Design b58_cliky, start of the top module:
module b58_cliky
	(
		CLOCK_50,						 
    KEY,
    SW,
    HEX0, HEX1, HEX2, HEX3, HEX4, HEX5, HEX6, HEX7,
		PLOT_X,
		PLOT_Y,
		PLOT_COLOUR,
		PLOT_EN
	);
	input			CLOCK_50;				 
	input   [9:0]   SW;
	input   [3:0]   KEY;
    output 	[6:0]   HEX0, HEX1, HEX2, HEX3, HEX4, HEX5, HEX6, HEX7;
	output	[7:0]	PLOT_X;
	output	[7:0]	PLOT_Y;
	output	[2:0]	PLOT_COLOUR;
	output			PLOT_EN;
   wire resetn;
   assign resetn = SW[0];
	wire [2:0] colour;
	wire [7:0] x;
        wire [7:0] y;
	wire writeEn;
	assign PLOT_X = x;
	assign PLOT_Y = y;
	assign PLOT_COLOUR = colour;
	assign PLOT_EN = writeEn;
   wire [2:0] next_square, curr_square;
   wire [6:0] next_colour;
   wire [2:0] curr_colour;
   wire [3:0] next_mode, curr_mode;
   wire [15:0] score, high_score;
   wire [3:0] lives;
   wire times_up, have_pressed, correct_answer;
   wire [9:0] squares_drawn;
   wire [19:0] current_state, next_state;
   wire [4:0] pressed_key;
   top_clicky top(
   		.clk(CLOCK_50),
   		.resetn(resetn),
   		.restart(SW[9]),
   		.key1(~KEY[3]), .key2(~KEY[2]), .key3(~KEY[1]), .key4(~KEY[0]),
   		.next_square(next_square), 
		.curr_square(curr_square),
   		.next_colour(next_colour), 
   		.curr_colour(curr_colour),
   		.next_mode(next_mode), 
   		.curr_mode(curr_mode),
   		.score(score),
  		.high_score(high_score),
  		.lives(lives),
  		.x(x), 
  		.y(y),  
  		.colour(colour),  
  		.times_up(times_up), 
  		.have_pressed(have_pressed), 
  		.correct_answer(correct_answer),
  		.squares_drawn(squares_drawn),
   		.current_state(current_state), 
   		.next_state(next_state),
   		.pressed_key(pressed_key),
   		.plot(writeEn)  
   		);
      hex_display score_1(
        .IN(score[3:0]),
        .OUT(HEX0)
      );
      hex_display score_2(
        .IN(score[7:4]),
        .OUT(HEX1)
      );
	hex_display high_score_1(
        .IN(high_score[3:0]),
        .OUT(HEX6)
      );
	hex_display high_score_2(
        .IN(high_score[7:4]),
        .OUT(HEX7)
      );
  ...
For scale: roughly 2,600 cells after synthesis, ~91 I/O pins.
make LEC_CHECK=0 CAP_MARGIN=20 CELL_PAD_IN_SITES_GLOBAL_PLACEMENT=3 CORE_MARGIN=2 CORE_UTILIZATION=20 GPL_TIMING_DRIVEN=0 HOLD_SLACK_MARGIN=-0.06 MAX_ROUTING_LAYER=met4 PLACE_DENSITY=0.91 SLEW_MARGIN=20 finish   # period 13.1 ns
run.sh (not shown) runs the stock make flow with config.mk's settings and CLKGATE_MAP_FILE=.
Edit:
--- a/flow/config.mk
+++ b/flow/config.mk
@@ -9 +8,0 @@
-export CELL_PAD_IN_SITES_GLOBAL_PLACEMENT = 3
@@ -11,5 +10 @@
-export CORE_UTILIZATION = 20
-export GPL_TIMING_DRIVEN = 0
-export HOLD_SLACK_MARGIN = -0.06
-export MAX_ROUTING_LAYER = met4
-export PLACE_DENSITY = 0.91
+export CORE_UTILIZATION = 59
==> flow/constraint.sdc (replaced) <==
create_clock -name core_clock -period 8.44 [get_ports {CLOCK_50}]
set_input_delay 1.6880 -clock core_clock [delete_from_list [all_inputs] [get_ports {CLOCK_50}]]
set_output_delay 1.6880 -clock core_clock [all_outputs]
set_load 0.01 [all_outputs]
After rerunning: The changed run finished with setup timing left; via count rose by about 11%; synthesized area is unchanged; total power rose by about 50%; global-route usage rose by 23 points; wire length fell by 6.5%; core utilization rose by 54 points.
Edit:
--- a/flow/config.mk
+++ b/flow/config.mk
@@ -8 +8 @@
-export CAP_MARGIN = 20
+export CAP_MARGIN = 0
@@ -10 +10,2 @@
-export CORE_UTILIZATION = 59
+export CORE_UTILIZATION = 72
+export PLACE_DENSITY = 0.66
==> flow/constraint.sdc (replaced) <==
create_clock -name core_clock -period 10.3 [get_ports {CLOCK_50}]
set_input_delay 2.0600 -clock core_clock [delete_from_list [all_inputs] [get_ports {CLOCK_50}]]
set_output_delay 2.0600 -clock core_clock [all_outputs]
set_load 0.01 [all_outputs]
Result:
- This time the run aborted during 5_1_grt
- area after synthesis does not change
- die area goes down by 18%
- synthesized cell count stays the same
Edit:
--- a/flow/config.mk
+++ b/flow/config.mk
@@ -8 +8 @@
-export CAP_MARGIN = 0
+export CAP_MARGIN = 20
@@ -10,2 +10,2 @@
-export CORE_UTILIZATION = 72
-export PLACE_DENSITY = 0.66
+export CORE_UTILIZATION = 26
+export PLACE_DENSITY = 0.6
==> flow/constraint.sdc (replaced) <==
create_clock -name core_clock -period 15.2 [get_ports {CLOCK_50}]
set_input_delay 3.0400 -clock core_clock [delete_from_list [all_inputs] [get_ports {CLOCK_50}]]
set_output_delay 3.0400 -clock core_clock [all_outputs]
set_load 0.01 [all_outputs]
Effect:
- The new run went through all stages and came out clean
- synthesized cell count stays the same
- area after synthesis stays the same
- die size came out higher to 2.7 times its value
Edit:
--- a/flow/config.mk
+++ b/flow/config.mk
@@ -10,2 +10,2 @@
-export CORE_UTILIZATION = 26
-export PLACE_DENSITY = 0.6
+export CORE_UTILIZATION = 59
+export SETUP_SLACK_MARGIN = 3.06
==> flow/constraint.sdc (replaced) <==
create_clock -name core_clock -period 11.3 [get_ports {CLOCK_50}]
set_input_delay 2.2600 -clock core_clock [delete_from_list [all_inputs] [get_ports {CLOCK_50}]]
set_output_delay 2.2600 -clock core_clock [all_outputs]
set_load 0.01 [all_outputs]
Outcome: The changed run produced a clean layout. Register-to-register slack is worse by 0.85 ns. Final area goes up by roughly a tenth. Worst setup slack gets worse by 0.85 ns. Critical path depth climbs by 4. Via count rose by roughly a tenth. Clock-buffer cell count rose by 5. Area after synthesis stays the same. Final cell count drops by roughly a tenth. Utilization increases by 46 points. Fmax goes up by a quarter to a third.
Edit:
--- a/flow/config.mk
+++ b/flow/config.mk
@@ -7,0 +8 @@
+export ABC_AREA = 1
@@ -10,2 +11,3 @@
-export CORE_UTILIZATION = 59
-export SETUP_SLACK_MARGIN = 3.06
+export CORE_UTILIZATION = 63
+export CTS_CLUSTER_SIZE = 93
+export PLACE_DENSITY = 0.6
==> flow/constraint.sdc (replaced) <==
create_clock -name core_clock -period 8.44 [get_ports {CLOCK_50}]
set_input_delay 1.6880 -clock core_clock [delete_from_list [all_inputs] [get_ports {CLOCK_50}]]
set_output_delay 1.6880 -clock core_clock [all_outputs]
set_load 0.01 [all_outputs]
Now the flow finished but failed the layout checks on setup timing.
Core utilization goes up by 7.5 points.
First-iteration DRC count goes up by 16%.
Flip-flop count is unchanged.
Synthesized cell count goes up by 16%.
Sequential share of layout area goes down by 0.37 points.
Total power goes up by 30%.
Worst setup slack loses 3.1 ns.
Combinational power goes up by 52%.

== JK ==
b58_cliky again, from the RTL that the note above started with.
==> flow/config.mk <==
export PLATFORM = sky130hd
export DESIGN_NAME = b58_cliky
export DESIGN_NICKNAME = b58_cliky
export VERILOG_FILES = /design/flow/design.v
export SDC_FILE = /design/flow/constraint.sdc
export NUM_CORES = 4
export LEC_CHECK = 0
export CAP_MARGIN = 20
export CORE_ASPECT_RATIO = 1.37
export CORE_MARGIN = 2
export CORE_UTILIZATION = 56
export CTS_CLUSTER_DIAMETER = 243
export MAX_ROUTING_LAYER = met4
export MIN_ROUTING_LAYER = met2
export PLACE_DENSITY_LB_ADDON = 0.2
export SLEW_MARGIN = 30
export TNS_END_PERCENT = 20
==> flow/constraint.sdc <==
create_clock -name core_clock -period 16.0 [get_ports {CLOCK_50}]
set_input_delay 3.2000 -clock core_clock [delete_from_list [all_inputs] [get_ports {CLOCK_50}]]
set_output_delay 3.2000 -clock core_clock [all_outputs]
set_load 0.01 [all_outputs]
Every stage of the flow completed for JK, and the final layout passed the timing, DRC and antenna checks.
Setup changes, JK to MS
# JK
export LEC_CHECK = 0
export CAP_MARGIN = 20
export CORE_ASPECT_RATIO = 1.37
export CORE_MARGIN = 2
export CORE_UTILIZATION = 56
export CTS_CLUSTER_DIAMETER = 243
export MAX_ROUTING_LAYER = met4
export MIN_ROUTING_LAYER = met2
export PLACE_DENSITY_LB_ADDON = 0.2
export SLEW_MARGIN = 30
export TNS_END_PERCENT = 20
create_clock -name core_clock -period 16.0 [get_ports {CLOCK_50}]
# MS
export LEC_CHECK = 0
export CAP_MARGIN = 20
export CORE_MARGIN = 2
export CORE_UTILIZATION = 72
export PLACE_DENSITY = 0.66
export SLEW_MARGIN = 20
export TNS_END_PERCENT = 5
create_clock -name core_clock -period 10.3 [get_ports {CLOCK_50}]
Findings:
- Compared with JK, MS shows a higher maximum number of pins on one net before global-route repair.
- JK and MS ended up with roughly the same synthesized-area fraction occupied by ao, oa, aoi and oai cells.
- Changes observed in MS relative to JK: count of clock-net buffers in the final layout now sits higher, share of final layout cell area taken by non-clock buffers increased by 11 points relative to the old numbers.
- Summary of JK and MS: one run falls short of a clean finish, namely MS.
- Measured against each other, MS and JK differ in highest ir drop seen on vdd, the lower figure coming from JK.
- JK -> MS: total area of multi-input combinational cells increased by a little under 10%
- Of MS and JK, the lower relative area change from synthesis to final layout belongs to JK.
- In terms of post-synthesis share of cell area spent on full adders, half adders and majority gates, MS and JK differ only marginally.
For AL, these inputs were changed with respect to MS:
# MS
export LEC_CHECK = 0
export CAP_MARGIN = 20
export CORE_MARGIN = 2
export CORE_UTILIZATION = 72
export PLACE_DENSITY = 0.66
export SLEW_MARGIN = 20
export TNS_END_PERCENT = 5
create_clock -name core_clock -period 10.3 [get_ports {CLOCK_50}]
# AL
export LEC_CHECK = 0
export CAP_MARGIN = 20
export CORE_MARGIN = 2
export CORE_UTILIZATION = 60
export SLEW_MARGIN = 20
create_clock -name core_clock -period 8.46 [get_ports {CLOCK_50}]
### Flow results
- Against MS as the reference, AL delivers a higher largest driver fanout on the critical path.
- From MS to AL the numbers moved as follows: number of clock buffers in the layout has increased, routed wire length on met3 has decreased, signed area change from the synthesized netlist to the final layout has increased.
- Going from MS to AL, the number of inserted filler cells in the final layout was found to have gone up by 130%.
- AL: wire length is 22% lower than what MS reported.
- To summarise AL: no stage aborted, but the layout did not pass its checks, failing on setup timing.
What TR does differently from AL at the input level:
# AL
export LEC_CHECK = 0
export CAP_MARGIN = 20
export CORE_MARGIN = 2
export CORE_UTILIZATION = 60
export SLEW_MARGIN = 20
create_clock -name core_clock -period 8.46 [get_ports {CLOCK_50}]
# TR
export LEC_CHECK = 0
export CAP_MARGIN = 20
export CORE_MARGIN = 2
export CORE_UTILIZATION = 69
export CTS_CLUSTER_DIAMETER = 54
export SETUP_SLACK_MARGIN = 1.21
export SLEW_MARGIN = 20
create_clock -name core_clock -period 11.3 [get_ports {CLOCK_50}]
TR finished all stages; layout check result: FAIL, due to setup timing. NOTE: clock network fraction of design power in TR falls short of that of AL. Setup slack of the critical path after layout: TR > AL. Die: TR smaller than AL. TR drops more vias than AL.
The following lists how PW was set up differently from TR:
# TR
export LEC_CHECK = 0
export CAP_MARGIN = 20
export CORE_MARGIN = 2
export CORE_UTILIZATION = 69
export CTS_CLUSTER_DIAMETER = 54
export SETUP_SLACK_MARGIN = 1.21
export SLEW_MARGIN = 20
create_clock -name core_clock -period 11.3 [get_ports {CLOCK_50}]
# PW
export LEC_CHECK = 0
export CAP_MARGIN = 20
export CORE_MARGIN = 2
export CORE_UTILIZATION = 72
export CTS_CLUSTER_DIAMETER = 54
export PLACE_DENSITY = 0.35
export SETUP_SLACK_MARGIN = -0.88
export SLEW_MARGIN = 20
create_clock -name core_clock -period 11.3 [get_ports {CLOCK_50}]
==> results <==
Re count of hold-fix buffers inserted at cts: no difference whatsoever between TR and PW. TR and PW: no clean run. PW — DRC violation total after the first TritonRoute iteration 2575 lower, TR as reference. PW vs. TR: overall die area has decreased, weighted congestion at the end of routability-driven global placement has increased, power in combinational cells now sits higher, growth of design area from synthesis to finish fell by 13 points, overall power of the completed layout fell about 3%.
No activity file was given, so power comes from the tool's default toggle rates.
